[flow/design.v]
module ffD(clk, rst, Din, Dout);
input clk, rst;
input [31:0]Din;
output [31:0]Dout;
reg [31:0]Dout;
always@(posedge clk) 
begin
	if(rst==1)
	Dout <= 0;
	else
	Dout <= Din;
end
endmodule 
module mux1 (
		input [31:0] A, B,
		input Sel,
		output reg [31:0] Out
	);
	always @(Sel, A, B) begin
		case (Sel)
			0: Out = A;
			1:	Out = B;
		endcase
	end
endmodule
module extend (
	input [15:0]offset,
	output reg [31:0]offset32
);
always @(offset)
begin
 offset32[31:0] = {16'b0000000000000000,offset[15:0]};
end
endmodule
module alu(ctl, a, b, resultado);
  input [1:0] ctl;
  input [31:0] a, b;
  output reg [31:0] resultado;
  always @(*)
  begin
    case (ctl)
      2'b00 : resultado = a & b;  
      2'b01 : resultado = a | b;  
      2'b10 : resultado = a + b;  
      2'b11 : resultado = a - b;  
      default : resultado = 32'hxxxxxxxx;
   endcase
 end
endmodule
module control(instruction, ctrl);
    input [31:0] instruction;
	 output [20:0] ctrl;
    reg    [20:0] ctrl;
	 wire [11:0] opcode;
	 wire [4:0] rs, rt, rd;
    parameter LW = 12'b000111_xxxxxx;
    parameter SW = 12'b001000_xxxxxx;
    parameter ADD = 12'b000110_100000;
	 parameter SUB = 12'b000110_100010;
	 parameter AND = 12'b000110_100100;
	 parameter OR = 12'b000110_100101;
	 assign opcode[11:0] = {instruction[31:26], instruction[5:0]};
	 assign rs[4:0] = {instruction[25:21]};
	 assign rt[4:0] = {instruction[20:16]};
	 assign rd[4:0] = {instruction[15:11]};
    always @(instruction)
    begin
        casex (opcode)
          LW :
          begin
              ctrl[20:0]={6'b10_1_1_0_1,rs[4:0],5'b00000,rt[4:0]};
          end
          SW :
          begin
              ctrl[20:0]={6'b10_1_1_1_1,rs[4:0],5'b00000,rt[4:0]};
          end
          ADD :
          begin
              ctrl[20:0]={6'b10_0_0_0_1,rs[4:0],rt[4:0],rd[4:0]};
          end
          SUB :
          begin
              ctrl[20:0]={6'b11_0_0_0_1,rs[4:0],rt[4:0],rd[4:0]};
          end
          AND :
          begin
              ctrl[20:0]={6'b00_0_0_0_1,rs[4:0],rt[4:0],rd[4:0]};
          end
			 OR :
          begin
              ctrl[20:0]={6'b01_0_0_0_1,rs[4:0],rt[4:0],rd[4:0]};
          end
          default
          begin
              ctrl[20:0]={21'b0}; 
          end
        endcase
    end
endmodule
module PC(
  input rst,
  input clk,
  output reg [31:0]pc
  );
	always @(posedge clk or posedge rst)
		if (rst == 1)
		pc <= 0;
		else
		pc <= pc + 1;
  endmodule
module registerFile(addr1,addr2,out1,out2,addr_in,in,clk,rst);
input [4:0] addr1;	
input [4:0] addr2;	
output [31:0] out1;	
output [31:0] out2;	
input [4:0] addr_in;	
input [31:0] in;	
reg [31:0] out1;
reg [31:0] out2;
input clk, rst;
wire [511:0] regmem;
always @(posedge clk)
begin
		out1 <= addr1[4] ? 32'b0 : regmem[addr1[3:0]*32 +: 32];
		out2 <= addr2[4] ? 32'b0 : regmem[addr2[3:0]*32 +: 32];
end
genvar i;
generate
	for (i = 0; i < 16; i = i + 1) begin : REG
		reg [31:0] q;
		always @(negedge clk or posedge rst)
			if (rst)
				q <= 32'b0;
			else if (addr_in == i)
				q <= in;
		assign regmem[32*i +: 32] = q;
	end
endgenerate
endmodule
module data_memory(
clk , 
rst ,
address_0 , 
data_in , 
data_out,
cs_0 , 
we_0 
);
parameter data_0_WIDTH = 32 ;
parameter ADDR_WIDTH = 13 ;
input [ADDR_WIDTH-1:0] address_0 ;
input cs_0 ;
input we_0 ;
input clk;
input rst;
input [data_0_WIDTH-1:0] data_in ;
output reg [data_0_WIDTH-1:0] data_out;
wire [ADDR_WIDTH*data_0_WIDTH-1:0] mem;
genvar i;
generate
	for (i = 0; i < ADDR_WIDTH; i = i + 1) begin : WORD
		reg [data_0_WIDTH-1:0] q;
		always @ (posedge clk)
			if (rst)
				q <= (i == 0) ? 32'd1000 :
				     (i == 1) ? 32'd5000 :
				     (i == 2) ? 32'd2000 :
				     (i == 3) ? 32'd3000 : 32'd0;
			else if ( cs_0 && we_0 && address_0 == i )
				q <= data_in;
		assign mem[data_0_WIDTH*i +: data_0_WIDTH] = q;
	end
endgenerate
	always @ (posedge clk)
		begin : MEM_READ_0
			if (cs_0 && !we_0 && address_0 < ADDR_WIDTH) begin
				data_out <= mem[address_0*data_0_WIDTH +: data_0_WIDTH];
			end else begin
				data_out <= 0;
		end
	end
endmodule
module cpu (clk, rst, imem_addr, imem_data, test, test1);
	input clk, rst;
	output [6:0]imem_addr;
	input  [31:0]imem_data;
	output  [31:0]test;
	output [31:0]test1;
wire	 [31:0] inst;
wire   [31:0]ctrl, ctrl0, ctrl1, ctrl2;
wire   [20:0]controle;
wire	 [31:0]resultado;
wire   [31:0]data_out2;
wire   [31:0]pc;
wire	 [4:0]addr1, addr2, addr_in;
wire	 [31:0]out1, out2, out3;
wire	 [31:0]in;
wire	 rw;
wire	 [15:0]offset;
wire	 [31:0]offset32;
wire   sel1;
wire	 [31:0] imm;
wire   [31:0] data_out1;
wire	 [31:0]address_0;
wire	 [31:0] data_in;
wire	 [31:0]outrg1, outrg2;
wire	 [31:0] M, B, D, D1;
	assign imem_addr = pc[6:0];
	assign data_out2 = imem_data;
	PC PC(
		.rst(rst),
		.clk(clk),
		.pc(pc)
	);
ffD FF1(
		.rst(rst),
		.clk(clk),
		.Din(data_out2),
		.Dout(inst)
);
	registerFile RegisterFile(
		.addr1(inst[25:21]),
		.addr2(inst[20:16]),
		.out1(outrg1),
		.out2(outrg2),
		.addr_in(ctrl2[4:0]), 
		.in(out2),
		.rst(rst),
		.clk(clk)
	);
	control Controlador(
		.instruction(inst),
		.ctrl(controle)
	);
	extend Extend(
		.offset(inst[15:0]),
		.offset32(offset32)
	);
	ffD FF2(
		.rst(rst),
		.clk(clk),
		.Din(offset32),
		.Dout(imm)
		);
	ffD CONTROLE_0(
		.rst(rst),
		.clk(clk),
		.Din({11'b00000000000, controle[20:0]}),
		.Dout(ctrl0)
		);
	mux1 Mux1(
		.Sel(ctrl0[18]),
		.A(outrg2),
		.B(imm),
		.Out(out1)
	);
	alu Unidade_logica(
		.ctl(ctrl0[20:19]),
		.a(outrg1),
		.b(out1), 
		.resultado(resultado)
	);
	mux1 Mux3(
		.Sel(ctrl0[16]),
		.A(D),
		.B(resultado),
		.Out(out3)
	);
	ffD FF3(
		.rst(rst),
		.clk(clk),
		.Din(resultado),
		.Dout(D)
		);
	ffD CONTROLE_1(
		.rst(rst),
		.clk(clk),
		.Din(ctrl0),
		.Dout(ctrl1)
		);
	data_memory DataMemory(
		.address_0(out3[12:0]),
		.cs_0(ctrl1[15]),
		.we_0(ctrl0[16]),
		.data_in(outrg2),
		.data_out(M),
		.clk(clk),
		.rst(rst)
	);
	ffD FF5(
		.rst(rst),
		.clk(clk),
		.Din(D),
		.Dout(D1)
		);
	ffD CONTROLE_2(
		.rst(rst),
		.clk(clk),
		.Din(ctrl1),
		.Dout(ctrl2)
		);
	mux1 Mux2(
		.Sel(ctrl2[17]),
		.A(D1),
		.B(M),
		.Out(out2)
	);
	assign test[31:0] = inst[31:0];     
	assign test1[31:0] = out2[31:0];    
endmodule
[flow/run.sh]
#!/bin/bash
# the make line also repeats each setting of config.mk as NAME=value (left out here)
make -C /OpenROAD-flow-scripts/flow DESIGN_CONFIG=/design/flow/config.mk WORK_HOME=/design/flow/orfs CLKGATE_MAP_FILE= finish
[flow/config.mk]
export PLATFORM = sky130hd
export DESIGN_NAME = cpu
export DESIGN_NICKNAME = cpu
export VERILOG_FILES = /design/flow/design.v
export SDC_FILE = /design/flow/constraint.sdc
export NUM_CORES = 4
export LEC_CHECK = 0
export ABC_AREA = 1
export CAP_MARGIN = 20
export CELL_PAD_IN_SITES_GLOBAL_PLACEMENT = 0
export CORE_MARGIN = 2
export CORE_UTILIZATION = 72
export CTS_CLUSTER_DIAMETER = 357
export CTS_CLUSTER_SIZE = 15
export GPL_TIMING_DRIVEN = 1
export PLACE_DENSITY = 0.37
export SETUP_SLACK_MARGIN = -0.18
export SLEW_MARGIN = 30
[flow/constraint.sdc]
create_clock -name core_clock -period 3.43 [get_ports {clk}]
set_input_delay 0.6860 -clock core_clock [delete_from_list [all_inputs] [get_ports {clk}]]
set_output_delay 0.6860 -clock core_clock [all_outputs]
set_load 0.01 [all_outputs]
==> results of run 1 <==
[metal layers]
layer  track usage (%)  share of wire, %
met1              58.6                33
met2              73.7                43
met3              11.1                15
met4              29.9               9.6
met5                 0             0.037
[final cells by class]
| class | count | area, µm² | share of cell area [%] |
|---|---|---|---|
| tap | 1080 | 1350 | 1.88 |
| clock inverter | 4 | 75.1 | 0.104 |
| timing repair buffer | 757 | 8760 | 12.2 |
| clock buffer | 128 | 2420 | 3.36 |
| multi-input combinational | 5334 | 28800 | 40.0 |
| antenna | 3 | 7.51 | 0.0104 |
| sequential | 1166 | 26000 | 36.1 |
| inverter | 1229 | 4650 | 6.45 |
[repair_timing]
item,in CTS,in global routing
gates cloned,11,41
pin swaps,50,146
setup endpoints to repair,465,467
buffers inserted,44,34
hold endpoints to repair,0,0
gates resized,129,361
[per-stage QoR]
| step | cell area (µm²) | util, % | instances | setup TNS (ns) | power, W |
|---|---|---|---|---|---|
| floorplan | 60700 | - | 8374 | -514.90 | 0.0167 |
| global placement | 66100 | 79.2 | 9439 | -246.78 | 0.0185 |
| detailed placement | 66100 | 79.2 | 9439 | -272.24 | 0.0186 |
| CTS | 69600 | 83.4 | 9623 | -94.23 | 0.0284 |
| global route | 72000 | 86.3 | 9698 | -289.15 | 0.0301 |
| finish | 72000 | 86.3 | 9701 | -212.41 | 0.0294 |
==> reports/README.md, run 1 <==
| Stage | Item | Value |
|:---|:---|:---|
| timing | Headroom to the max-slew limit | 26.6% |
| timing | Max-slew violation count | 0 |
| job | Log Warnings | 55 |
| power | Clock share of power | 33.9% |
| place | Post-DP HPWL | 131 mm |
| critical path | Reg2reg end | DataMemory.WORD[4].q[24] |
| synthesis | Total nets after synthesis | 8444 |
| clock network | Clock network latency to the later pin of the worst-skew pair | 0.70 ns |
| critical path | Depth of the most critical reg-to-reg path | 24 |
| critical path | WP data arrival | 4.77 ns |
| synthesis | MUX share of area | 5.32% |
| synthesis | Synth cell types | 47 |
| routing | Residual DRC count | 0 |
| power | Power density over cell area | 409 nW/µm² |
| place | Worst slack at placement | -0.692 ns |
| synthesis | Prevailing logic family in the synthesized netlist | simple AND/OR/NAND/NOR gates |
| timing | Total setup violations reported at the end of the flow | 502 |
| power | Sw Ratio | 29.3% |
| run status | Outcome | complete, but fails checks |
| floorplan | IO Count | 105 |
| timing | RSZ-0062 raised after global routing | yes |
| power | Top pwr grp | sequential cells |
| clock network | Total CTS buffers | 87 |
| global routing | Wire length of the first global-routing pass | 319 mm |
| routing | DR vias | 63400 |
| floorplan | Die outline width | 294 µm |
| floorplan | Number of core rows | 106 |
| global routing | Antenna violations before repair | 13 |
| critical path | Levels on crit path | 24 |
| critical path | Reg-to-reg startpoint | FF2.Dout[1] |
| power | Maximum vdd ir drop | 473 µV |
| synthesis | Number of enable-type register cells in the synthesized netlist | 0 |
| floorplan | Overall chip area | 86500 µm² |
| floorplan | Starting Density | 72.6% |
| timing | Max Fclk | 241 MHz |
| synthesis | Post-synth ARST share | 44.5% |
| synthesis | AND-OR/OR-AND share of the synthesized area | 16.0% |
| critical path | Count of buffering cells on the critical path with inverters included | 8 |
| critical path | Register-to-register setup slack | -0.72 ns |
| critical path | Kind of end point of the critical path | register |
| power | Power of the sequential group | 0.0141 W |
| routing | Initial detailed-routing violation count | 9351 |
| timing | Worst clock skew on the final layout | 0.0590 ns |
| routing | Number of nets with antenna violations after detailed routing | 0 |
| timing | Slew at the pin with the worst max-slew slack | 1.10 ns |
| critical path | Startpoint type of the worst setup path | register |
| floorplan | Chip Height | 294 µm |
| synthesis | Average instance area after synthesis | 7.23 µm² |
| routing | Router iterations before antenna repair | 15 |
| global routing | Pin count of the biggest net entering global routing | 178 |
| critical path | Slowest cell on crit path | dfxtp_2 |
| routing | Detailed Route WL | 227 mm |
| synthesis | Yosys synthesis chip area | 60600 µm² |
| critical path | Cells along the critical path | nand2_2 -> o21ai_2 -> inv_1 -> ha_2 -> inv_2 -> nor3_4 -> nand2_2 -> nor2_4 -> nor2_1 -> xor2_1 -> ha_4 -> buf_4 -> buf_4 -> or2_2 -> nand3_2 -> nand3_2 -> o21ai_4 -> buf_12 -> buf_4 -> nand3_4 -> clkbuf_16 -> nand2_2 -> inv_1 -> nor2_1 |
| synthesis | Yosys adder share | 0.789% |
| synthesis | Cell count listed in synth_stat.txt | 8374 |
| clock network | CTS HTree Levels | 3 |
| synthesis | Yosys simple share | 22.5% |
| synthesis | List of most frequent post-synthesis cells | 1564 x nand2_1, 1207 x inv_1, 972 x o21ai_0 |
| synthesis | Sequential fraction of the synthesis area | 42.8% |
| power | Internal | 0.0208 W |
| place | Number of buffers added on ports | 104 |
| global routing | Via count of the first global-routing pass | 58100 |
| synthesis | Yosys top cell by area | dfxtp_1 |
| critical path | Crit path from | FF2.Dout[1] |
| synthesis | Area share of xor/xnor cells in the synthesized design | 0.477% |
| timing | Hold slack | 0.369 ns |
| run status | Checks that blocked a clean result | negative setup slack |
| routing | Via/cell ratio | 6.53 |
| synthesis | Main flop type after synthesis | dfxtp_1 |
| synthesis | Cell area after technology mapping | 60600 µm² |
| global routing | Total routing resource utilization after global routing | 47.0% |
| critical path | WP data required | 4.05 ns |
| synthesis | Most repeated cell in the gate-level netlist after synthesis | nand2_1 |
| synthesis | Gate Count Post-Synth | 8374 |
| clock network | Clock transition at path regs | 0.07 ns |
| timing | Final Worst Setup Slack | -0.723 ns |
| power | Net Switching | 0.00861 W |
| power | Share of power burned in registers | 48.0% |
| critical path | Critical path fanouts, max | 8 |
| power | Power consumed by the clock network | 0.00999 W |
| timing | Final worst path period share | 121% |
| timing | Hold violation total from the final report | 0 |
| job | Number of max-cap violations | 0 |
| clock network | Clock tree from TritonCTS | done |
| layout | Final nets | 8645 |
| synthesis | Biggest area contributors in the synthesized netlist | dfxtp_1 21%, dfrtn_1 21%, nand2_1 9.7% |
| clock network | Clock Path Buffers | 3 |
| clock network | Hold Buf Count CTS | 0 |
| layout | Growth of design area from synthesis to finish | 18.8% |
| critical path | Gate family responsible for the most delay along the worst path | simple AND/OR/NAND/NOR gates |
| timing | Minimum period implied by the final worst setup slack | 4.15 ns |
| power | Logic power comb | 0.00531 W |
| layout | Fill cell count | 4786 |
| synthesis | Top cell area share | 21.4% |
| place | Gp weighted congestion | 1.03 |
| critical path | Critical Path Max Stage Delay | 0.39 ns |
| clock network | # clock sinks | 1166 |
| floorplan | Core Region | 83400 µm² |
| routing | Wire per inst | 23.4 µm |
| clock network | Root buffer selected by CTS | clkbuf_16 |
| power | Combinational group share of total power | 18.0% |
| synthesis | Number of register bits inferred by synthesis | 1166 |
| power | Static leakage | 32.4 nW |
| critical path | Critical Path End | DataMemory.WORD[4].q[24] |
| global routing | Leftover overflow at the end of global routing | 0 |
| hold path | Hold WC Path Type | in -> async |
| synthesis | YS warnings | 8 |
| critical path | Critical Setup Path Class | reg -> reg |
==> inputs of run 2 (changes only) <==
- ABC_AREA: 1 -> unset
- CAP_MARGIN: 20 -> 15
- CELL_PAD_IN_SITES_GLOBAL_PLACEMENT: 0 -> unset
- CTS_CLUSTER_DIAMETER: 357 -> 399
- CTS_CLUSTER_SIZE: 15 -> 14
- GPL_TIMING_DRIVEN: 1 -> unset
- HOLD_SLACK_MARGIN: unset -> -0.1
- PLACE_DENSITY: 0.37 -> unset
- PLACE_DENSITY_LB_ADDON: unset -> 0.2
- SETUP_SLACK_MARGIN: -0.18 -> -0.37
- SLEW_MARGIN: 30 -> 20
- clock period: 3.43 -> 3.75 ns (I/O delays scaled with it)
==> run 2 against run 1 <==
  * Still fails the layout checks on negative setup slack
  * Clock skew fell by 0.0041 ns
  * Clock power decreased by 8.2%
  * Sequential share of layout area rose by 5.2 points
  * Core utilization decreased by 2.3 points
  * Cell count is 34% lower
  * Synthesized cell count is 37% lower
  * Count of clock-buffer cells in the layout fell by 5
  * Sequential cell count unchanged
  * Global-route usage decreased by 5.4 points
  * Maximum frequency is 7.7% lower
  * Area after synthesis decreased by 9.8%
  * Largest power group unchanged
==> reports/README.md, run 2 <==
| Stage | Item | Value | vs previous |
|:---|:---|:---|:---|
| synthesis | Main flop type after synthesis | dfxtp_1 |  |
| routing | Wire per inst | 25.9 µm | +11% |
| global routing | Via count of the first global-routing pass | 45000 | -23% |
| timing | Worst clock skew on the final layout | 0.0549 ns | -0.00409 ns |
| clock network | # clock sinks | 1166 | unchanged |
| timing | Hold violation total from the final report | 0 | unchanged |
| floorplan | Overall chip area | 78100 µm² | -9.7% |
| routing | Residual DRC count | 0 | unchanged |
| critical path | Gate family responsible for the most delay along the worst path | simple AND/OR/NAND/NOR gates |  |
| power | Static leakage | 28.8 nW | -11% |
| power | Logic power comb | 0.00162 W | -69% |
| timing | Final Worst Setup Slack | -0.747 ns | -0.0242 ns |
| layout | Growth of design area from synthesis to finish | 15.1% |  |
| job | Log Warnings | 38 | -31% |
| clock network | CTS HTree Levels | 3 | unchanged |
| layout | Utilization after layout | 84.0% | -2.3 points |
| routing | Via/cell ratio | 6.81 | +4.2% |
| power | Top pwr grp | sequential cells |  |
| power | Net Switching | 0.00557 W | -35% |
| critical path | Startpoint type of the worst setup path | register |  |
| synthesis | Top cell area share | 23.7% | +2.3 points |
| timing | Max Fclk | 222 MHz | -7.7% |
| synthesis | Average instance area after synthesis | 10.4 µm² | +44% |
| timing | Minimum period implied by the final worst setup slack | 4.50 ns | +0.344 ns |
| place | Post-DP HPWL | 95.2 mm | -28% |
| power | Combinational group share of total power | 6.9% | -11 points |
| power | Power consumed by the clock network | 0.00917 W | -8.2% |
| place | Number of buffers added on ports | 104 | unchanged |
| hold path | Min-delay src | FF3.Dout[21] |  |
| routing | Router iterations before antenna repair | 6 | -9 |
| critical path | WP data arrival | 5.07 ns | +0.30 ns |
| global routing | Total routing resource utilization after global routing | 41.6% | -5.4 points |
| run status | Checks that blocked a clean result | negative setup slack |  |
| critical path | Kind of end point of the critical path | register |  |
| floorplan | Chip Height | 279 µm | -5.0% |
| synthesis | List of most frequent post-synthesis cells | 1044 x nand2_1, 653 x mux2i_1, 647 x dfxtp_1 |  |
| power | Sw Ratio | 23.8% | -5.5 points |
| critical path | Slowest cell on crit path | or4_4 |  |
| synthesis | MUX share of area | 25.4% | +20 points |
| synthesis | Cell area after technology mapping | 54600 µm² | -9.8% |
| synthesis | Number of register bits inferred by synthesis | 1166 | unchanged |
| synthesis | YS warnings | 8 | unchanged |
| synthesis | Sequential fraction of the synthesis area | 47.5% | +4.7 points |
| power | PnR Total Power | 0.0234 W | -20% |
| routing | Initial detailed-routing violation count | 5382 | -42% |
| critical path | Register-to-register setup slack | -0.75 ns | -0.02 ns |
| critical path | Depth of the most critical reg-to-reg path | 19 | -21% |
| synthesis | Number of enable-type register cells in the synthesized netlist | 0 | unchanged |
| critical path | Count of buffering cells on the critical path with inverters included | 4 | -4 |
| hold path | Hold WC Path Type | reg -> reg |  |
| power | Power density over cell area | 373 nW/µm² | -8.9% |
| global routing | Pin count of the biggest net entering global routing | 177 | -0.56% |
| clock network | Clock tree from TritonCTS | done |  |
| synthesis | Synth cell types | 77 | +64% |
| synthesis | AND-OR/OR-AND share of the synthesized area | 7.77% | -8.2 points |
| timing | Slew at the pin with the worst max-slew slack | 1.01 ns | -0.0920 ns |
| layout | Final nets | 5497 | -36% |
| critical path | Critical path fanouts, max | 11 | +3 |
| routing | DR vias | 43800 | -31% |
| synthesis | Yosys simple share | 13.8% | -8.7 points |
| critical path | Critical Path End | DataMemory.WORD[2].q[24] |  |
| power | Clock share of power | 39.1% | +5.2 points |
| routing | Detailed Route WL | 167 mm | -27% |
| clock network | Root buffer selected by CTS | clkbuf_16 |  |
| clock network | Clock transition at path regs | 0.07 ns | about the same |
| timing | Final worst path period share | 120% | -1.2 points |
| power | Share of power burned in registers | 53.9% | +5.9 points |
| global routing | Antenna violations before repair | 15 | +2 |
| synthesis | Yosys synthesis chip area | 54600 µm² | -9.8% |
| timing | RSZ-0062 raised after global routing | yes |  |
| synthesis | Yosys adder share | 1.02% | +0.23 points |
| timing | Total setup violations reported at the end of the flow | 467 | -7.0% |
| synthesis | Area share of xor/xnor cells in the synthesized design | 0.722% | +0.24 points |
| run status | Outcome | complete, but fails checks |  |
| global routing | Leftover overflow at the end of global routing | 0 | unchanged |
| synthesis | Post-synth ARST share | 44.5% | unchanged |
| synthesis | Gate Count Post-Synth | 5260 | -37% |
| routing | Number of nets with antenna violations after detailed routing | 0 | unchanged |
| floorplan | Number of core rows | 100 | -5.7% |
| power | Internal | 0.0179 W | -14% |
| job | Number of max-cap violations | 0 | unchanged |
| hold path | Hold Path Stages | 1 |  |
| power | Power of the sequential group | 0.0126 W | -10% |
| critical path | Critical Setup Path Class | reg -> reg |  |
| floorplan | IO Count | 105 | unchanged |
| synthesis | Most repeated cell in the gate-level netlist after synthesis | nand2_1 |  |
| timing | Headroom to the max-slew limit | 32.8% | +6.2 points |
| place | Gp weighted congestion | 0.897 | -13% |
| floorplan | Die outline width | 279 µm | -5.0% |
| clock network | Clock Path Buffers | 3 | unchanged |
| power | Maximum vdd ir drop | 438 µV | -7.3% |
| timing | Max-slew violation count | 0 | unchanged |
| critical path | Reg-to-reg startpoint | CONTROLE_0.Dout[18] |  |
| hold path | Hold path endpoint | FF5.Dout[21] |  |
| clock network | Total CTS buffers | 93 | +6.9% |
| floorplan | Starting Density | 73.0% | +0.38 points |
| synthesis | Total nets after synthesis | 5330 | -37% |
| global routing | Wire length of the first global-routing pass | 251 mm | -21% |
| synthesis | Yosys top cell by area | dfxtp_1 |  |
| floorplan | Core Region | 74800 µm² | -10% |
| critical path | Critical Path Max Stage Delay | 0.63 ns | +0.24 ns |
| synthesis | Prevailing logic family in the synthesized netlist | multiplexers |  |
| critical path | Levels on crit path | 19 | -21% |
| critical path | WP data required | 4.32 ns | +0.27 ns |
| critical path | Reg2reg end | DataMemory.WORD[2].q[24] |  |
| synthesis | Biggest area contributors in the synthesized netlist | dfxtp_1 24%, dfrtn_1 23%, mux4_2 13% |  |
| synthesis | Cell count listed in synth_stat.txt | 5260 | -37% |
| critical path | Cells along the critical path | buf_4 -> buf_4 -> mux2i_4 -> o21ai_2 -> or3_4 -> o21ai_2 -> xor2_1 -> ha_1 -> and3_4 -> a31oi_4 -> o21ai_2 -> nor3_2 -> o31ai_2 -> nor4b_4 -> a22oi_2 -> buf_4 -> or4_4 -> buf_16 -> mux2i_1 |  |
| critical path | Crit path from | CONTROLE_0.Dout[18] |  |
| clock network | Clock network latency to the later pin of the worst-skew pair | 0.68 ns | -0.02 ns |
run 2: per-layer routing:
metal,routed length (µm),share of wire (%),global-route usage (%)
met1,58200,35,51.2
met2,78500,47,68.0
met3,17700,11,9.12
met4,12100,7.3,24.8
met5,162,0.097,0
run 2: timing repair:
| item | in CTS | in global routing |
|---|---|---|
| endpoints found under the setup margin | 462 | 462 |
| buffers inserted | 36 | 14 |
| gates cloned | 16 | 8 |
| pin swaps | 41 | 20 |
| hold buffers | 0 | 0 |
| gates resized | 72 | 73 |
run 2: area by class of cell:
class / instances / area, µm²
Antenna cell: 2 / 5.00
Clock buffer: 123 / 2480
Clock inverter: 4 / 60.1
Fill cell: 3909 / 11900
Inverter: 53 / 215
Multi-Input combinational cell: 3596 / 27400
Sequential cell: 1166 / 26000
Tap cell: 969 / 1210
Timing Repair Buffer: 517 / 5590
run 2: stage by stage:
stage,cell area (µm²),worst slack (ns),instances,setup TNS (ns),hold WS (ns)
floorplan,55400,-1.04,5260,-915.10,0.414
global placement,59100,-0.801,6251,-314.76,0.419
detailed placement,59100,-0.851,6251,-338.99,0.421
CTS,62400,-0.616,6412,-227.63,0.437
global route,62900,-0.888,6428,-336.03,0.444
finish,62900,-0.747,6430,-261.47,0.438
==> inputs of run 3 (changes only) <==
- CAP_MARGIN: 15 -> 20
- CORE_UTILIZATION: 72 -> 40
- CTS_CLUSTER_DIAMETER: 399 -> unset
- CTS_CLUSTER_SIZE: 14 -> unset
- HOLD_SLACK_MARGIN: -0.1 -> unset
- PLACE_DENSITY_LB_ADDON: 0.2 -> unset
- SETUP_SLACK_MARGIN: -0.37 -> 0.92
- clock period: 3.75 -> 5.3 ns (I/O delays scaled with it)
==> run 3 against run 2 <==
  * Cell area is 5.8% higher
  * Cell count increased by 13%
  * Count of clock-buffer cells in the layout is 62 higher
  * Clock skew up 0.019 ns
  * Power shrank 20%
  * Core utilization shrank 35 points
  * Sequential share of layout area fell by 2.2 points
  * Now clean on timing, DRC and antenna
  * Combinational power down 33%
==> reports/README.md, run 3 <==
| Stage | Item | Value | vs previous |
|:---|:---|:---|:---|
| critical path | Crit path from | CONTROLE_2.Dout[4] |  |
| routing | Via/cell ratio | 5.81 | -15% |
| power | Share of power burned in registers | 47.8% | -6.1 points |
| power | Top pwr grp | sequential cells |  |
| synthesis | Number of register bits inferred by synthesis | 1166 | unchanged |
| power | Net Switching | 0.00445 W | -20% |
| synthesis | Top cell area share | 23.7% | unchanged |
| clock network | Clock transition at path regs | 0.06 ns | about the same |
| layout | Post-Layout Inst Area | 66500 µm² | +5.8% |
| power | PnR Total Power | 0.0188 W | -20% |
| global routing | Antenna violations before repair | 11 | -4 |
| power | Power of the sequential group | 0.00899 W | -29% |
| synthesis | Post-synth ARST share | 44.5% | unchanged |
| routing | Detailed Route WL | 188 mm | +13% |
| synthesis | Cell area after technology mapping | 54600 µm² | unchanged |
| clock network | Hold Buf Count CTS | 0 | unchanged |
| power | Clock share of power | 46.5% | +7.4 points |
| clock network | Root buffer selected by CTS | clkbuf_16 |  |
| critical path | Critical Path End | RegisterFile.REG[13].q[3] |  |
| clock network | # clock sinks | 1166 | unchanged |
| place | Worst slack at placement | 0.236 ns | +1.09 ns |
| power | Power density over cell area | 283 nW/µm² | -24% |
| synthesis | Prevailing logic family in the synthesized netlist | multiplexers |  |
| place | Post-DP HPWL | 94.4 mm | -0.82% |
| floorplan | Core Region | 135000 µm² | +81% |
| clock network | CTS HTree Levels | 3 | unchanged |
| synthesis | Area share of xor/xnor cells in the synthesized design | 0.722% | unchanged |
| synthesis | Synth cell types | 77 | unchanged |
| hold path | Hold Path Stages | 1 | unchanged |
| critical path | Depth of the most critical reg-to-reg path | 8 | -11 |
| synthesis | Gate Count Post-Synth | 5260 | unchanged |
| floorplan | Number of core rows | 135 | +35% |
| floorplan | Starting Density | 40.3% | -33 points |
| run status | Outcome | complete, no violations |  |
| critical path | Critical Path Max Stage Delay | 0.36 ns | -0.27 ns |
| global routing | Via count of the first global-routing pass | 39700 | -12% |
| timing | Total setup violations reported at the end of the flow | 0 | -100% |
| routing | Number of nets with antenna violations after detailed routing | 0 | unchanged |
| synthesis | MUX share of area | 25.4% | unchanged |
| timing | Max-slew violation count | 0 | unchanged |
| layout | Utilization after layout | 49.1% | -35 points |
| critical path | Reg-to-reg startpoint | CONTROLE_2.Dout[4] |  |
| synthesis | Yosys top cell by area | dfxtp_1 |  |
| synthesis | Yosys simple share | 13.8% | unchanged |
| job | Log Warnings | 38 | unchanged |
| floorplan | IO Count | 105 | unchanged |
| hold path | Hold WC Path Type | reg -> reg |  |
| critical path | Reg2reg end | RegisterFile.REG[13].q[3] |  |
| clock network | Clock Path Buffers | 3 | unchanged |
| hold path | Hold path endpoint | FF5.Dout[24] |  |
| floorplan | Overall chip area | 140000 µm² | +79% |
| synthesis | Main flop type after synthesis | dfxtp_1 |  |
| critical path | Gate family responsible for the most delay along the worst path | buffers and inverters |  |
| power | Maximum vdd ir drop | 270 µV | -38% |
| critical path | Levels on crit path | 8 | -11 |
| synthesis | Sequential fraction of the synthesis area | 47.5% | unchanged |
| synthesis | Most repeated cell in the gate-level netlist after synthesis | nand2_1 |  |
| critical path | Cells along the critical path | buf_6 -> nand3b_1 -> buf_4 -> nor2b_4 -> buf_12 -> clkbuf_16 -> nor2_1 -> a21oi_1 |  |
| critical path | Count of buffering cells on the critical path with inverters included | 4 | unchanged |
| power | Static leakage | 29.6 nW | +2.9% |
| place | Cell area after placement | 57900 µm² | -2.0% |
| critical path | WP data required | 3.34 ns | -0.98 ns |
| routing | DR vias | 42100 | -3.8% |
| clock network | Total CTS buffers | 119 | +28% |
| timing | RSZ-0062 raised after global routing | yes |  |
| clock network | Clock tree from TritonCTS | done |  |
| synthesis | Number of enable-type register cells in the synthesized netlist | 0 | unchanged |
| global routing | Wire length of the first global-routing pass | 246 mm | -1.7% |
| critical path | Critical path fanouts, max | 7 | -4 |
| global routing | Leftover overflow at the end of global routing | 0 | unchanged |
| critical path | WP data arrival | 2.61 ns | -2.46 ns |
| power | Internal | 0.0144 W | -20% |
| global routing | Total routing resource utilization after global routing | 22.8% | -19 points |
| floorplan | Chip Height | 374 µm | +34% |
| timing | Worst clock skew on the final layout | 0.0738 ns | +0.0188 ns |
| routing | Router iterations before antenna repair | 6 | unchanged |
| layout | Growth of design area from synthesis to finish | 21.8% |  |
| routing | Residual DRC count | 0 | unchanged |
| power | Combinational group share of total power | 5.7% | -1.2 points |
| job | Number of max-cap violations | 0 | unchanged |
| critical path | Kind of end point of the critical path | register |  |
| synthesis | YS warnings | 8 | unchanged |
| synthesis | AND-OR/OR-AND share of the synthesized area | 7.77% | unchanged |
| synthesis | Yosys synthesis chip area | 54600 µm² | unchanged |
| critical path | Critical Setup Path Class | reg -> reg |  |
| synthesis | Yosys adder share | 1.02% | unchanged |
| timing | Headroom to the max-slew limit | 24.1% | -8.7 points |
| layout | Final nets | 5433 | -1.2% |
| power | Sw Ratio | 23.7% | -0.12 points |
| synthesis | Total nets after synthesis | 5330 | unchanged |
| critical path | Startpoint type of the worst setup path | register |  |
| place | Number of buffers added on ports | 104 | unchanged |
| global routing | Pin count of the biggest net entering global routing | 179 | +1.1% |
| clock network | Clock network latency to the later pin of the worst-skew pair | 0.76 ns | +0.08 ns |
| critical path | Slowest cell on crit path | dfxtp_4 |  |
| timing | Slew at the pin with the worst max-slew slack | 1.14 ns | +0.130 ns |
| place | Gp weighted congestion | 0.880 | -1.9% |
| hold path | Min-delay src | FF3.Dout[24] |  |
| synthesis | Average instance area after synthesis | 10.4 µm² | unchanged |
| synthesis | List of most frequent post-synthesis cells | 1044 x nand2_1, 653 x mux2i_1, 647 x dfxtp_1 |  |
| critical path | Register-to-register setup slack | 0.73 ns | +1.48 ns |
| routing | Wire per inst | 25.9 µm | about the same |
| power | Logic power comb | 0.00108 W | -33% |
| timing | Hold violation total from the final report | 0 | unchanged |
| timing | Final Worst Setup Slack | 0.731 ns | +1.48 ns |
| floorplan | Die outline width | 374 µm | +34% |
| power | Power consumed by the clock network | 0.00875 W | -4.6% |
| synthesis | Biggest area contributors in the synthesized netlist | dfxtp_1 24%, dfrtn_1 23%, mux4_2 13% |  |
| synthesis | Cell count listed in synth_stat.txt | 5260 | unchanged |
| routing | Initial detailed-routing violation count | 4426 | -18% |
run 3: metrics by stage:
stage	TNS, ns	hold slack, ns	instances
after floorplan	-226.66	0.414	5260
after global placement	0	0.417	6826
after detailed placement	0	0.425	6826
after CTS	0	0.437	7134
after global routing	0	0.447	7245
final	0	0.437	7249
run 3: timing repair:
item / in CTS / in global routing
endpoints found under the setup margin: 950 / 838
resized: 109 / 341
buffers inserted: 71 / 48
pin swaps: 38 / 103
cloned: 16 / 62
run 3: layout make-up:
| type | instances | area (µm²) |
|---|---|---|
| diodes | 5 | 12.5 |
| clock buffers | 185 | 3590 |
| repair buffers | 420 | 5730 |
| fillers | 12100 | 69000 |
| clock inverters | 36 | 452 |
| flip-flops and latches | 1166 | 26000 |
| inverters | 53 | 215 |
| well taps | 1781 | 2230 |
| multi-input cells | 3603 | 28300 |
run 3: metal layers:
metal  track usage, %  vias up  share of wire, %
met2             36.4     1934                45
met5                0        -             0.023
li1                 -    18600                 -
met4             6.32        6               5.6
met3             3.34      500               8.4
met1             32.2    21000                41
==> inputs of run 4 (changes only) <==
- CELL_PAD_IN_SITES_DETAIL_PLACEMENT: unset -> 1
- CORE_ASPECT_RATIO: unset -> 1.24
- CORE_MARGIN: 2 -> 9
- CTS_CLUSTER_DIAMETER: unset -> 154
- GPL_ROUTABILITY_DRIVEN: unset -> 0
- SETUP_SLACK_MARGIN: 0.92 -> 0.11
- clock period: 5.3 -> 3.86 ns (I/O delays scaled with it)
==> run 4 against run 3 <==
  * Clock skew rose by 0.0045 ns
  * Count of clock-buffer cells in the layout fell by 14
  * Now fails the layout checks on negative setup slack
  * Register-to-register slack got worse by 1.5 ns
  * Combinational power rose by 52%
  * Cell count rose by 1.1%
  * Area after synthesis did not move
  * Largest power group unchanged
  * Highest routed layer unchanged
  * Die area rose by 7.7%
==> reports/README.md, run 4 <==
| Stage | Item | Value | vs previous |
|:---|:---|:---|:---|
| run status | Outcome | complete, but fails checks |  |
| run status | Checks that blocked a clean result | negative setup slack |  |
| routing | Antenna Cells | 0 | -5 |
| critical path | Slowest cell on crit path | or4_4 |  |
| synthesis | MUX share of area | 25.4% | unchanged |
| routing | Wire per inst | 25.1 µm | -3.2% |
| synthesis | Synth cell types | 77 | unchanged |
| job | Log Warnings | 37 | -2.6% |
| place | Number of buffers added on ports | 104 | unchanged |
| clock network | CTS HTree Levels | 3 | unchanged |
| synthesis | Total nets after synthesis | 5330 | unchanged |
| timing | Hold slack | 0.326 ns | -0.111 ns |
| global routing | Leftover overflow at the end of global routing | 0 | unchanged |
| floorplan | Chip Height | 429 µm | +15% |
| critical path | Critical Path End | DataMemory.WORD[11].q[19] |  |
| routing | Router iterations before antenna repair | 5 | -1 |
| critical path | Cells along the critical path | buf_12 -> mux2i_4 -> buf_4 -> o221ai_2 -> or3_4 -> o21ai_2 -> xor2_1 -> ha_1 -> and3_4 -> a31oi_2 -> o21ai_2 -> nor3_2 -> o31ai_4 -> nor4b_4 -> a22oi_2 -> buf_6 -> or4_4 -> buf_12 -> buf_16 -> mux2i_4 |  |
| synthesis | Top cell area share | 23.7% | unchanged |
| routing | DR vias | 42400 | +0.73% |
| synthesis | AND-OR/OR-AND share of the synthesized area | 7.77% | unchanged |
| critical path | WP data arrival | 5.20 ns | +2.59 ns |
| critical path | Critical path fanouts, max | 8 | +1 |
| power | Power of the sequential group | 0.0123 W | +37% |
| floorplan | Core Region | 135000 µm² | -0.25% |
| clock network | Clock tree from TritonCTS | done |  |
| routing | Via/cell ratio | 5.79 | -0.35% |
| synthesis | Main flop type after synthesis | dfxtp_1 |  |
| place | Post-DP HPWL | 113 mm | +19% |
| layout | Final nets | 5552 | +2.2% |
| critical path | Critical Setup Path Class | reg -> reg |  |
| critical path | Count of buffering cells on the critical path with inverters included | 5 | +1 |
| timing | Minimum period implied by the final worst setup slack | 4.59 ns |  |
| clock network | Hold Buf Count CTS | 0 | unchanged |
| power | Power consumed by the clock network | 0.0116 W | +33% |
| synthesis | Sequential fraction of the synthesis area | 47.5% | unchanged |
| power | Combinational group share of total power | 6.4% | +0.7 points |
| timing | RSZ-0062 raised after global routing | yes |  |
| clock network | Clock transition at path regs | 0.07 ns | about the same |
| timing | Max-slew violation count | 0 | unchanged |
| timing | Headroom to the max-slew limit | 34.7% | +11 points |
| critical path | Levels on crit path | 20 | +12 |
| timing | Max Fclk | 218 MHz |  |
| global routing | Pin count of the biggest net entering global routing | 162 | -9.5% |
| global routing | Total routing resource utilization after global routing | 24.1% | +1.4 points |
| power | Top pwr grp | sequential cells |  |
| critical path | Startpoint type of the worst setup path | register |  |
| critical path | Register-to-register setup slack | -0.73 ns | -1.46 ns |
| global routing | Wire length of the first global-routing pass | 283 mm | +15% |
| global routing | Via count of the first global-routing pass | 47200 | +19% |
| place | Worst slack at placement | -0.974 ns | -1.21 ns |
| timing | Worst clock skew on the final layout | 0.0783 ns | +0.00455 ns |
| timing | Total setup violations reported at the end of the flow | 464 | +464 |
| floorplan | Overall chip area | 150000 µm² | +7.7% |
| routing | Initial detailed-routing violation count | 2922 | -34% |
| layout | Growth of design area from synthesis to finish | 19.9% |  |
| clock network | Total CTS buffers | 115 | -3.4% |
| job | Number of max-cap violations | 0 | unchanged |
| power | PnR Total Power | 0.0255 W | +36% |
| timing | Setup TNS Final | -264.45 ns | -264.45 ns |
| power | Sw Ratio | 23.9% | +0.27 points |
| timing | Slew at the pin with the worst max-slew slack | 0.979 ns | -0.159 ns |
| synthesis | Most repeated cell in the gate-level netlist after synthesis | nand2_1 |  |
| hold path | Hold WC Path Type | in -> async |  |
| synthesis | Post-synth ARST share | 44.5% | unchanged |
| routing | Residual DRC count | 0 | unchanged |
| synthesis | Gate Count Post-Synth | 5260 | unchanged |
| synthesis | Cell area after technology mapping | 54600 µm² | unchanged |
| floorplan | Starting Density | 40.4% | +0.10 points |
| synthesis | YS warnings | 8 | unchanged |
| clock network | Clock Path Buffers | 3 | unchanged |
| synthesis | Prevailing logic family in the synthesized netlist | multiplexers |  |
| synthesis | Yosys top cell by area | dfxtp_1 |  |
| critical path | Gate family responsible for the most delay along the worst path | simple AND/OR/NAND/NOR gates |  |
| power | Static leakage | 29.7 nW | +0.20% |
| power | Clock share of power | 45.4% | -1.1 points |
| synthesis | Yosys adder share | 1.02% | unchanged |
| global routing | Antenna violations before repair | 7 | -4 |
| critical path | Reg-to-reg startpoint | CONTROLE_0.Dout[18] |  |
| timing | Final Worst Setup Slack | -0.734 ns | -1.46 ns |
| synthesis | Average instance area after synthesis | 10.4 µm² | unchanged |
| routing | Detailed Route WL | 184 mm | -2.2% |
| synthesis | Biggest area contributors in the synthesized netlist | dfxtp_1 24%, dfrtn_1 23%, mux4_2 13% |  |
| clock network | Root buffer selected by CTS | clkbuf_16 |  |
| critical path | Critical Path Max Stage Delay | 0.62 ns | +0.26 ns |
| power | Share of power burned in registers | 48.2% | +0.4 points |
| synthesis | Number of register bits inferred by synthesis | 1166 | unchanged |
| critical path | Depth of the most critical reg-to-reg path | 20 | +12 |
| critical path | Reg2reg end | DataMemory.WORD[11].q[19] |  |
| clock network | Clock network latency to the later pin of the worst-skew pair | 0.74 ns | -0.02 ns |
| power | Maximum vdd ir drop | 328 µV | +21% |
| clock network | # clock sinks | 1166 | unchanged |
| critical path | WP data required | 4.47 ns | +1.13 ns |
| routing | Number of nets with antenna violations after detailed routing | 0 | unchanged |
| timing | Final worst path period share | 119% |  |
| floorplan | IO Count | 105 | unchanged |
| power | Internal | 0.0194 W | +35% |
| synthesis | Cell count listed in synth_stat.txt | 5260 | unchanged |
| synthesis | List of most frequent post-synthesis cells | 1044 x nand2_1, 653 x mux2i_1, 647 x dfxtp_1 |  |
| power | Power density over cell area | 390 nW/µm² | +38% |
| synthesis | Number of enable-type register cells in the synthesized netlist | 0 | unchanged |
| synthesis | Yosys simple share | 13.8% | unchanged |
| synthesis | Area share of xor/xnor cells in the synthesized design | 0.722% | unchanged |
| power | Logic power comb | 0.00164 W | +52% |
| critical path | Kind of end point of the critical path | register |  |
| synthesis | Yosys synthesis chip area | 54600 µm² | unchanged |
| floorplan | Number of core rows | 150 | +11% |
| critical path | Crit path from | CONTROLE_0.Dout[18] |  |
| timing | Hold violation total from the final report | 0 | unchanged |
| power | Net Switching | 0.00611 W | +37% |
| floorplan | Die outline width | 350 µm | -6.3% |
-- run 4: through the flow --
stage | cells | util [%] | area, µm²
4_1_cts | 7324 | 48.4 | 65400
2_1_floorplan | 5260 | - | 55400
3_5_place_dp | 7064 | 44.7 | 60300
3_3_place_gp | 7064 | 44.7 | 60300
6_report | 7328 | 48.5 | 65500
5_1_grt | 7328 | 48.5 | 65500
-- run 4: cell type report --
type | instances | area (µm²)
clock buffer | 171 | 3370
multi-input combinational | 3596 | 27200
tap | 1748 | 2190
clock inverter | 44 | 462
fill | 14600 | 69700
inverter | 53 | 215
timing repair buffer | 550 | 6040
sequential | 1166 | 26000
-- run 4: per-layer routing --
metal  track usage, %  share of wire (%)
met1             27.7                 38
met2             43.8                 52
met3             3.00                4.7
met4             11.8                5.3
met5                0              0.030
-- run 4: timing repair --
action                                  4_1_cts  5_1_grt
pin swaps                                    16       10
gates resized                                97        7
endpoints found under the setup margin      467      516
setup buffers                                24        4
gates cloned                                 22        0
==> inputs of run 5 (changes only) <==
- CELL_PAD_IN_SITES_DETAIL_PLACEMENT: 1 -> unset
- CELL_PAD_IN_SITES_GLOBAL_PLACEMENT: unset -> 3
- CORE_ASPECT_RATIO: 1.24 -> 0.65
- CORE_MARGIN: 9 -> 2
- CORE_UTILIZATION: 40 -> 54
- CTS_CLUSTER_DIAMETER: 154 -> 53
- CTS_CLUSTER_SIZE: unset -> 98
- GPL_TIMING_DRIVEN: unset -> 1
- MAX_ROUTING_LAYER: unset -> met4
- PLACE_DENSITY_LB_ADDON: unset -> 0.16
- SETUP_SLACK_MARGIN: 0.11 -> -0.02
- SLEW_MARGIN: 20 -> 30
- clock period: 3.86 -> 9.14 ns (I/O delays scaled with it)
==> run 5 against run 4 <==
  * The flow now stops in global placement without I/O (3_1_place_gp_skip_io)
  * Die area down 31%
  * Synthesized cell count stayed put
  * Area after synthesis unchanged
==> reports/README.md, run 5 <==
| Stage | Item | Value | vs previous |
|:---|:---|:---|:---|
| run status | Outcome | did not finish |  |
| run status | Last stage | global placement without I/O (3_1_place_gp_skip_io) |  |
| run status | First Err | [ERROR FLW-0024] Place density exceeds 1.0 (current PLACE_DENSITY_LB_ADDON =  0.16). Please check if the value of  PLACE_DENSITY_LB_ADDON is between 0 and 0.99. |  |
| synthesis | Yosys simple share | 13.8% | unchanged |
| synthesis | Sequential fraction of the synthesis area | 47.5% | unchanged |
| synthesis | MUX share of area | 25.4% | unchanged |
| floorplan | Die outline width | 398 µm | +14% |
| floorplan | Chip Height | 260 µm | -39% |
| synthesis | Prevailing logic family in the synthesized netlist | multiplexers |  |
| floorplan | Overall chip area | 104000 µm² | -31% |
| synthesis | Main flop type after synthesis | dfxtp_1 |  |
| floorplan | Number of core rows | 94 | -37% |
| synthesis | Top cell area share | 23.7% | unchanged |
| synthesis | Gate Count Post-Synth | 5260 | unchanged |
| synthesis | Total nets after synthesis | 5330 | unchanged |
| synthesis | Yosys top cell by area | dfxtp_1 |  |
| synthesis | Synth cell types | 77 | unchanged |
| synthesis | Post-synth ARST share | 44.5% | unchanged |
| synthesis | Area share of xor/xnor cells in the synthesized design | 0.722% | unchanged |
| synthesis | Most repeated cell in the gate-level netlist after synthesis | nand2_1 |  |
| synthesis | YS warnings | 8 | unchanged |
| floorplan | Core Region | 101000 µm² | -25% |
| synthesis | Cell area after technology mapping | 54600 µm² | unchanged |
| synthesis | Number of enable-type register cells in the synthesized netlist | 0 | unchanged |
| synthesis | Yosys synthesis chip area | 54600 µm² | unchanged |
| synthesis | Cell count listed in synth_stat.txt | 5260 | unchanged |
| synthesis | AND-OR/OR-AND share of the synthesized area | 7.77% | unchanged |
| synthesis | Yosys adder share | 1.02% | unchanged |
| synthesis | List of most frequent post-synthesis cells | 1044 x nand2_1, 653 x mux2i_1, 647 x dfxtp_1 |  |
| synthesis | Number of register bits inferred by synthesis | 1166 | unchanged |
| synthesis | Biggest area contributors in the synthesized netlist | dfxtp_1 24%, dfrtn_1 23%, mux4_2 13% |  |
| floorplan | Starting Density | 54.3% | +14 points |
| synthesis | Average instance area after synthesis | 10.4 µm² | unchanged |
==> inputs of run 6 (changes only) <==
- CELL_PAD_IN_SITES_GLOBAL_PLACEMENT: 3 -> unset
- CORE_ASPECT_RATIO: 0.65 -> unset
- CORE_UTILIZATION: 54 -> 28
- CTS_CLUSTER_DIAMETER: 53 -> unset
- CTS_CLUSTER_SIZE: 98 -> unset
- GPL_ROUTABILITY_DRIVEN: 0 -> unset
- GPL_TIMING_DRIVEN: 1 -> unset
- MAX_ROUTING_LAYER: met4 -> unset
- PLACE_DENSITY_LB_ADDON: 0.16 -> unset
- SETUP_SLACK_MARGIN: -0.02 -> unset
- SLEW_MARGIN: 30 -> 20
- clock period: 9.14 -> 7.19 ns (I/O delays scaled with it)
==> run 6 against run 5 <==
  * Now clean on timing, DRC and antenna
  * Synthesized cell count is the same
  * Area after synthesis is the same
  * Die area grew 91%
==> reports/README.md, run 6 <==
| Stage | Item | Value | vs previous |
|:---|:---|:---|:---|
| synthesis | Main flop type after synthesis | dfxtp_1 |  |
| synthesis | Prevailing logic family in the synthesized netlist | multiplexers |  |
| synthesis | Gate Count Post-Synth | 5260 | unchanged |
| power | Share of power burned in registers | 47.7% |  |
| critical path | Startpoint type of the worst setup path | register |  |
| timing | Worst clock skew on the final layout | 0.136 ns |  |
| global routing | Total routing resource utilization after global routing | 15.7% |  |
| timing | Setup TNS Final | 0 ns |  |
| clock network | # clock sinks | 1166 |  |
| timing | Max-slew violation count | 0 |  |
| routing | Wire per inst | 20.2 µm |  |
| floorplan | Starting Density | 28.1% | -26 points |
| hold path | Hold Path Stages | 1 |  |
| synthesis | Yosys simple share | 13.8% | unchanged |
| synthesis | Number of register bits inferred by synthesis | 1166 | unchanged |
| synthesis | Sequential fraction of the synthesis area | 47.5% | unchanged |
| hold path | Hold WC Path Type | reg -> reg |  |
| critical path | WP data required | 4.04 ns |  |
| critical path | Register-to-register setup slack | 1.08 ns |  |
| floorplan | IO Count | 105 |  |
| power | Top pwr grp | sequential cells |  |
| critical path | Depth of the most critical reg-to-reg path | 5 |  |
| power | Internal | 0.0106 W |  |
| power | Clock share of power | 47.3% |  |
| synthesis | Top cell area share | 23.7% | unchanged |
| routing | Via/cell ratio | 5.02 |  |
| timing | Slew at the pin with the worst max-slew slack | 1.12 ns |  |
| global routing | Via count of the first global-routing pass | 39700 |  |
| power | Power consumed by the clock network | 0.00656 W |  |
| synthesis | Cell area after technology mapping | 54600 µm² | unchanged |
| power | Static leakage | 27.6 nW |  |
| synthesis | Most repeated cell in the gate-level netlist after synthesis | nand2_1 |  |
| routing | DR vias | 39100 |  |
| timing | Headroom to the max-slew limit | 24.0% |  |
| floorplan | Core Region | 194000 µm² | +93% |
| floorplan | Die outline width | 446 µm | +12% |
| routing | Initial detailed-routing violation count | 3398 |  |
| global routing | Most used routing layer in global routing | met2 |  |
| critical path | Critical Setup Path Class | reg -> reg |  |
| global routing | Met3 capacity usage during global routing | 2.22% |  |
| layout | Filler-free cell count of the finished design | 7797 |  |
| synthesis | MUX share of area | 25.4% | unchanged |
| global routing | Pin count of the biggest net entering global routing | 97 |  |
| global routing | Antenna violations before repair | 10 |  |
| synthesis | List of most frequent post-synthesis cells | 1044 x nand2_1, 653 x mux2i_1, 647 x dfxtp_1 |  |
| synthesis | Synth cell types | 77 | unchanged |
| hold path | Min-delay src | FF3.Dout[16] |  |
| clock network | Hold Buf Count CTS | 0 |  |
| clock network | Clock tree from TritonCTS | done |  |
| place | Number of buffers added on ports | 104 |  |
| power | Net Switching | 0.00327 W |  |
| hold path | Hold path endpoint | FF5.Dout[16] |  |
| clock network | Clock transition at path regs | 0.06 ns |  |
| critical path | Critical Path Max Stage Delay | 0.64 ns |  |
| timing | Hold violation total from the final report | 0 |  |
| critical path | Kind of end point of the critical path | register |  |
| synthesis | Area share of xor/xnor cells in the synthesized design | 0.722% | unchanged |
| timing | Total setup violations reported at the end of the flow | 0 |  |
| layout | Growth of design area from synthesis to finish | 14.4% |  |
| clock network | Setup Fix Bufs, Post-CTS | 0 |  |
| synthesis | Cell count listed in synth_stat.txt | 5260 | unchanged |
| power | Logic power comb | 0.000691 W |  |
| synthesis | YS warnings | 8 | unchanged |
| place | Gp weighted congestion | 0.889 |  |
| global routing | Met1 layer usage reported by global route | 21.0% |  |
| power | Maximum vdd ir drop | 218 µV |  |
| synthesis | Yosys adder share | 1.02% | unchanged |
| synthesis | Yosys synthesis chip area | 54600 µm² | unchanged |
| power | Power density over cell area | 222 nW/µm² |  |
| synthesis | Post-synth ARST share | 44.5% | unchanged |
| power | Combinational group share of total power | 5.0% |  |
| floorplan | Number of core rows | 162 | +72% |
| layout | Comb area | 26800 µm² |  |
| synthesis | Total nets after synthesis | 5330 | unchanged |
| routing | Residual DRC count | 0 |  |
| clock network | Clock network latency to the later pin of the worst-skew pair | 0.78 ns |  |
| timing | RSZ-0062 raised after global routing | no |  |
| place | Post-DP HPWL | 98.8 mm |  |
| power | Sw Ratio | 23.6% |  |
| routing | Router iterations before antenna repair | 7 |  |
| layout | Final nets | 5224 |  |
| synthesis | Yosys top cell by area | dfxtp_1 |  |
| global routing | Met2 demand-to-capacity share in global routing | 25.7% |  |
| critical path | Cells along the critical path | nor3b_1 -> nand2_2 -> buf_4 -> nand2_1 -> o21ai_0 |  |
| critical path | Slowest cell on crit path | nand2_2 |  |
| floorplan | Chip Height | 446 µm | +71% |
| synthesis | Average instance area after synthesis | 10.4 µm² | unchanged |
| critical path | Critical path fanouts, max | 42 |  |
| synthesis | AND-OR/OR-AND share of the synthesized area | 7.77% | unchanged |
| clock network | Root buffer selected by CTS | clkbuf_16 |  |
| critical path | Crit path from | CONTROLE_2.Dout[2] |  |
| clock network | Clock Path Buffers | 3 |  |
| timing | Final Worst Setup Slack | 1.08 ns |  |
| global routing | Wire length of the first global-routing pass | 244 mm |  |
| job | Log Warnings | 29 |  |
| run status | Outcome | complete, no violations |  |
| critical path | Reg2reg end | RegisterFile.REG[6].q[30] |  |
| clock network | PostCTS Resize Cnt | 0 |  |
| global routing | Leftover overflow at the end of global routing | 0 |  |
| place | Worst slack at placement | 1.12 ns |  |
| critical path | WP data arrival | 2.96 ns |  |
| critical path | Count of buffering cells on the critical path with inverters included | 1 |  |
| power | Power of the sequential group | 0.00661 W |  |
| synthesis | Number of enable-type register cells in the synthesized netlist | 0 | unchanged |
| floorplan | Overall chip area | 199000 µm² | +91% |
| layout | Register area | 26000 µm² |  |
| layout | Fill cell count | 19500 |  |
| critical path | Critical Path End | RegisterFile.REG[6].q[30] |  |
| routing | Detailed Route WL | 157 mm |  |
| timing | Hold slack | 0.426 ns |  |
| critical path | Reg-to-reg startpoint | CONTROLE_2.Dout[2] |  |
| critical path | Levels on crit path | 5 |  |
| routing | Number of nets with antenna violations after detailed routing | 0 |  |
| synthesis | Biggest area contributors in the synthesized netlist | dfxtp_1 24%, dfrtn_1 23%, mux4_2 13% |  |
| clock network | Total CTS buffers | 119 |  |
| place | Cell count after placement | 7573 |  |
| job | Number of max-cap violations | 0 |  |
| clock network | CTS HTree Levels | 3 |  |
| critical path | Gate family responsible for the most delay along the worst path | simple AND/OR/NAND/NOR gates |  |
==> run 6: layout make-up <==
class                   count  area share [%]
clock buffers             167            5.57
flip-flops and latches   1166            41.5
diodes                      2         0.00801
clock inverters            53            1.10
repair buffers            218            3.53
inverters                  53           0.330
well taps                2542            5.09
multi-input cells        3596            42.8
==> run 6: routing by layer <==
metal  up-vias  share of wire (%)
met3       299                5.8
li1      18200                  -
met4         0                3.7
met5         -                  0
met2      1138                 47
met1     19600                 44
==> run 6: metrics by stage <==
stage          util, %  total power (W)  area (µm²)
2_1_floorplan        -          0.00720       54700
3_3_place_gp      30.0          0.00743       58300
3_5_place_dp      30.0          0.00743       58300
4_1_cts           32.1           0.0140       62500
5_1_grt           32.2           0.0143       62500
6_report          32.2           0.0139       62500
==> inputs of run 7 (changes only) <==
- CELL_PAD_IN_SITES_GLOBAL_PLACEMENT: unset -> 2
- CORE_ASPECT_RATIO: unset -> 0.65
- CORE_UTILIZATION: 28 -> 62
- CTS_CLUSTER_DIAMETER: unset -> 53
- CTS_CLUSTER_SIZE: unset -> 98
- GPL_ROUTABILITY_DRIVEN: unset -> 1
- GPL_TIMING_DRIVEN: unset -> 1
- MAX_ROUTING_LAYER: unset -> met4
- PLACE_DENSITY_LB_ADDON: unset -> 0.02
- SETUP_SLACK_MARGIN: unset -> -0.02
- SLEW_MARGIN: 20 -> 30
- TNS_END_PERCENT: unset -> 15
- clock period: 7.19 -> 9.14 ns (I/O delays scaled with it)
==> run 7 against run 6 <==
  * The run now fails in global placement without I/O (3_1_place_gp_skip_io)
  * Area after synthesis unchanged
  * Die area down 54%
  * Synthesized cell count unchanged
==> reports/README.md, run 7 <==
| Stage | Item | Value | vs previous |
|:---|:---|:---|:---|
| run status | Outcome | did not finish |  |
| run status | Last stage | global placement without I/O (3_1_place_gp_skip_io) |  |
| run status | First Err | [ERROR FLW-0024] Place density exceeds 1.0 (current PLACE_DENSITY_LB_ADDON =  0.02). Please check if the value of  PLACE_DENSITY_LB_ADDON is between 0 and 0.99. |  |
| synthesis | Post-synth ARST share | 44.5% | unchanged |
| synthesis | YS warnings | 8 | unchanged |
| synthesis | Sequential fraction of the synthesis area | 47.5% | unchanged |
| synthesis | Yosys synthesis chip area | 54600 µm² | unchanged |
| synthesis | Main flop type after synthesis | dfxtp_1 |  |
| synthesis | AND-OR/OR-AND share of the synthesized area | 7.77% | unchanged |
| synthesis | Total nets after synthesis | 5330 | unchanged |
| synthesis | Gate Count Post-Synth | 5260 | unchanged |
| synthesis | Number of enable-type register cells in the synthesized netlist | 0 | unchanged |
| synthesis | Cell area after technology mapping | 54600 µm² | unchanged |
| synthesis | Number of register bits inferred by synthesis | 1166 | unchanged |
| synthesis | Area share of xor/xnor cells in the synthesized design | 0.722% | unchanged |
| floorplan | Core Region | 87000 µm² | -55% |
| synthesis | MUX share of area | 25.4% | unchanged |
| floorplan | Overall chip area | 90500 µm² | -54% |
| floorplan | Number of core rows | 87 | -46% |
| synthesis | Top cell area share | 23.7% | unchanged |
| synthesis | Yosys simple share | 13.8% | unchanged |
| synthesis | Most repeated cell in the gate-level netlist after synthesis | nand2_1 |  |
| synthesis | List of most frequent post-synthesis cells | 1044 x nand2_1, 653 x mux2i_1, 647 x dfxtp_1 |  |
| floorplan | Chip Height | 243 µm | -45% |
| synthesis | Average instance area after synthesis | 10.4 µm² | unchanged |
| floorplan | Die outline width | 372 µm | -16% |
| synthesis | Prevailing logic family in the synthesized netlist | multiplexers |  |
| synthesis | Yosys adder share | 1.02% | unchanged |
| synthesis | Yosys top cell by area | dfxtp_1 |  |
| floorplan | Starting Density | 62.8% | +35 points |
| synthesis | Cell count listed in synth_stat.txt | 5260 | unchanged |
| synthesis | Biggest area contributors in the synthesized netlist | dfxtp_1 24%, dfrtn_1 23%, mux4_2 13% |  |
| synthesis | Synth cell types | 77 | unchanged |
==> inputs of run 8 (changes only) <==
- CELL_PAD_IN_SITES_GLOBAL_PLACEMENT: 2 -> unset
- CORE_ASPECT_RATIO: 0.65 -> unset
- CORE_UTILIZATION: 62 -> 72
- CTS_CLUSTER_DIAMETER: 53 -> unset
- CTS_CLUSTER_SIZE: 98 -> unset
- GPL_ROUTABILITY_DRIVEN: 1 -> unset
- GPL_TIMING_DRIVEN: 1 -> unset
- MAX_ROUTING_LAYER: met4 -> unset
- PLACE_DENSITY: unset -> 0.64
- PLACE_DENSITY_LB_ADDON: 0.02 -> unset
- SETUP_SLACK_MARGIN: -0.02 -> unset
- SLEW_MARGIN: 30 -> 20
- TNS_END_PERCENT: 15 -> unset
- clock period: 9.14 -> 3.73 ns (I/O delays scaled with it)
==> run 8 against run 7 <==
  * Area after synthesis is the same
  * Now fails the layout checks on negative setup slack
  * Synthesized cell count did not move
  * Die area down 14%
==> reports/README.md, run 8 <==
| Stage | Item | Value | vs previous |
|:---|:---|:---|:---|
| synthesis | Cell area after technology mapping | 54600 µm² | unchanged |
| routing | DR vias | 43200 |  |
| run status | Checks that blocked a clean result | negative setup slack |  |
| global routing | Antenna violations before repair | 9 |  |
| critical path | Cells along the critical path | buf_12 -> mux2i_4 -> buf_4 -> buf_4 -> buf_4 -> inv_1 -> ha_1 -> fa_1 -> nor2b_1 -> o2111a_2 -> o21ai_1 -> a211oi_1 -> a221oi_1 -> nor4b_2 -> a22oi_2 -> buf_12 -> buf_6 -> or4_4 -> buf_4 -> clkbuf_16 -> mux2i_1 |  |
| synthesis | Biggest area contributors in the synthesized netlist | dfxtp_1 24%, dfrtn_1 23%, mux4_2 13% |  |
| power | Maximum vdd ir drop | 424 µV |  |
| routing | Router iterations before antenna repair | 8 |  |
| critical path | Slowest cell on crit path | or4_4 |  |
| synthesis | Yosys adder share | 1.02% | unchanged |
| synthesis | Gate Count Post-Synth | 5260 | unchanged |
| clock network | # clock sinks | 1166 |  |
| layout | Post-Layout Inst Area | 64400 µm² |  |
| floorplan | Overall chip area | 78100 µm² | -14% |
| layout | Final nets | 5506 |  |
| critical path | Critical Setup Path Class | reg -> reg |  |
| critical path | Critical Path Max Stage Delay | 0.45 ns |  |
| timing | Final worst path period share | 122% |  |
| critical path | Crit path from | CONTROLE_0.Dout[18] |  |
| critical path | WP data required | 4.30 ns |  |
| power | Static leakage | 29.5 nW |  |
| critical path | Register-to-register setup slack | -0.82 ns |  |
| routing | Initial detailed-routing violation count | 4526 |  |
| floorplan | Die outline width | 279 µm | -25% |
| place | Worst slack at placement | -0.952 ns |  |
| critical path | Critical Path End | DataMemory.WORD[2].q[4] |  |
| synthesis | Yosys synthesis chip area | 54600 µm² | unchanged |
| routing | Highest layer used for signal routing | met5 |  |
| critical path | Reg-to-reg startpoint | CONTROLE_0.Dout[18] |  |
| timing | Hold violation total from the final report | 0 |  |
| floorplan | Core Region | 74800 µm² | -14% |
| global routing | Wire length of the first global-routing pass | 252 mm |  |
| critical path | Gate family responsible for the most delay along the worst path | buffers and inverters |  |
| timing | RSZ-0062 raised after global routing | yes |  |
| routing | Via/cell ratio | 6.64 |  |
| layout | Growth of design area from synthesis to finish | 17.8% |  |
| power | Net Switching | 0.00625 W |  |
| timing | Headroom to the max-slew limit | 33.5% |  |
| layout | Fill cell count | 3809 |  |
| place | Cell count after placement | 6247 |  |
| clock network | Root buffer selected by CTS | clkbuf_16 |  |
| clock network | Clock transition at path regs | 0.06 ns |  |
| place | Post-DP HPWL | 93.8 mm |  |
| clock network | Clock network latency to the later pin of the worst-skew pair | 0.71 ns |  |
| routing | Residual DRC count | 0 |  |
| place | Number of buffers added on ports | 104 |  |
| clock network | CTS HTree Levels | 3 |  |
| critical path | Reg2reg end | DataMemory.WORD[2].q[4] |  |
| hold path | Hold WC Path Type | in -> async |  |
| timing | Minimum period implied by the final worst setup slack | 4.55 ns |  |
| power | Combinational group share of total power | 6.1% |  |
| global routing | Via count of the first global-routing pass | 44600 |  |
| routing | Routed metal-1 wire length | 59.3 mm |  |
| layout | Filler-free cell count of the finished design | 6510 |  |
| synthesis | Main flop type after synthesis | dfxtp_1 |  |
| critical path | Cell seen most often among critical-path stages | buf_4 |  |
| routing | Detailed Route WL | 164 mm |  |
| synthesis | Synth cell types | 77 | unchanged |
| synthesis | Cell count listed in synth_stat.txt | 5260 | unchanged |
| floorplan | Number of core rows | 100 | +15% |
| routing | Amount of wire on met2 after detailed routing | 78.7 mm |  |
| timing | Max-slew violation count | 0 |  |
| global routing | Pin count of the biggest net entering global routing | 195 |  |
| place | Gp weighted congestion | 0.907 |  |
| floorplan | Starting Density | 73.0% | +10 points |
| critical path | Startpoint type of the worst setup path | register |  |
| synthesis | AND-OR/OR-AND share of the synthesized area | 7.77% | unchanged |
| timing | Max Fclk | 220 MHz |  |
| power | Internal | 0.0209 W |  |
| routing | Number of nets with antenna violations after detailed routing | 0 |  |
| global routing | Leftover overflow at the end of global routing | 0 |  |
| layout | Register area | 26000 µm² |  |
| synthesis | Yosys top cell by area | dfxtp_1 |  |
| synthesis | Post-synth ARST share | 44.5% | unchanged |
| synthesis | List of most frequent post-synthesis cells | 1044 x nand2_1, 653 x mux2i_1, 647 x dfxtp_1 |  |
| synthesis | Average instance area after synthesis | 10.4 µm² | unchanged |
| power | Clock share of power | 47.0% |  |
| timing | Total setup violations reported at the end of the flow | 471 |  |
| synthesis | Sequential fraction of the synthesis area | 47.5% | unchanged |
| run status | Outcome | complete, but fails checks |  |
| power | Power density over cell area | 421 nW/µm² |  |
| floorplan | IO Count | 105 |  |
| job | Number of max-cap violations | 0 |  |
| synthesis | Total nets after synthesis | 5330 | unchanged |
| routing | Routed length on met3 | 15.8 mm |  |
| power | Power consumed by the clock network | 0.0127 W |  |
| synthesis | Most repeated cell in the gate-level netlist after synthesis | nand2_1 |  |
| power | Share of power burned in registers | 46.9% |  |
| synthesis | YS warnings | 8 | unchanged |
| synthesis | MUX share of area | 25.4% | unchanged |
| global routing | Total routing resource utilization after global routing | 42.0% |  |
| timing | Slew at the pin with the worst max-slew slack | 0.997 ns |  |
| timing | Final Worst Setup Slack | -0.821 ns |  |
| critical path | Critical path fanouts, max | 7 |  |
| synthesis | Prevailing logic family in the synthesized netlist | multiplexers |  |
| clock network | Clock Path Buffers | 3 |  |
| critical path | Kind of end point of the critical path | register |  |
| synthesis | Number of register bits inferred by synthesis | 1166 | unchanged |
| critical path | Levels on crit path | 21 |  |
| place | Cell area after placement | 59100 µm² |  |
| critical path | Count of buffering cells on the critical path with inverters included | 9 |  |
| critical path | Depth of the most critical reg-to-reg path | 21 |  |
| clock network | Total CTS buffers | 117 |  |
| power | Logic power comb | 0.00166 W |  |
| floorplan | Chip Height | 279 µm | +15% |
| power | Power of the sequential group | 0.0127 W |  |
| critical path | WP data arrival | 5.12 ns |  |
| layout | Comb area | 27300 µm² |  |
| power | Sw Ratio | 23.0% |  |
| synthesis | Yosys simple share | 13.8% | unchanged |
| synthesis | Top cell area share | 23.7% | unchanged |
| synthesis | Area share of xor/xnor cells in the synthesized design | 0.722% | unchanged |
| power | Top pwr grp | sequential cells |  |
| timing | Worst clock skew on the final layout | 0.0612 ns |  |
| routing | Wire per inst | 25.1 µm |  |
| synthesis | Number of enable-type register cells in the synthesized netlist | 0 | unchanged |
| clock network | Clock tree from TritonCTS | done |  |
| job | Log Warnings | 40 |  |
-- run 8: area by class of cell --
| class | instances | share of cell area [%] |
|---|---|---|
| inverter | 53 | 0.334 |
| multi-input combinational | 3596 | 42.4 |
| sequential | 1166 | 40.3 |
| timing repair buffer | 502 | 8.57 |
| clock inverter | 53 | 1.08 |
| antenna | 4 | 0.0156 |
| clock buffer | 167 | 5.40 |
| tap | 969 | 1.88 |
-- run 8: repair_timing --
item	in CTS	in global routing
setup endpoints to repair	466	493
hold buffers	0	0
pin swaps	16	7
resized	93	14
setup buffers	13	6
cloned	13	7
-- run 8: stage by stage --
step	total power, W	util, %	hold slack [ns]	TNS [ns]
after global placement	0.0145	79.0	0.416	-363.87
after detailed placement	0.0145	79.0	0.425	-381.75
final	0.0271	86.0	0.415	-325.12
after floorplan	0.0139	-	0.414	-915.01
after global routing	0.0277	86.0	0.432	-374.81
after CTS	0.0270	85.6	0.374	-256.97
-- run 8: layer usage --
metal / up-vias / GRT usage [%]
met5: - / 0
met4: 12 / 22.7
met3: 724 / 8.72
met2: 2554 / 69.3
met1: 21200 / 52.3
li1: 18700 / -
Power figures rest on the tool's default switching activity, not on a simulated workload.
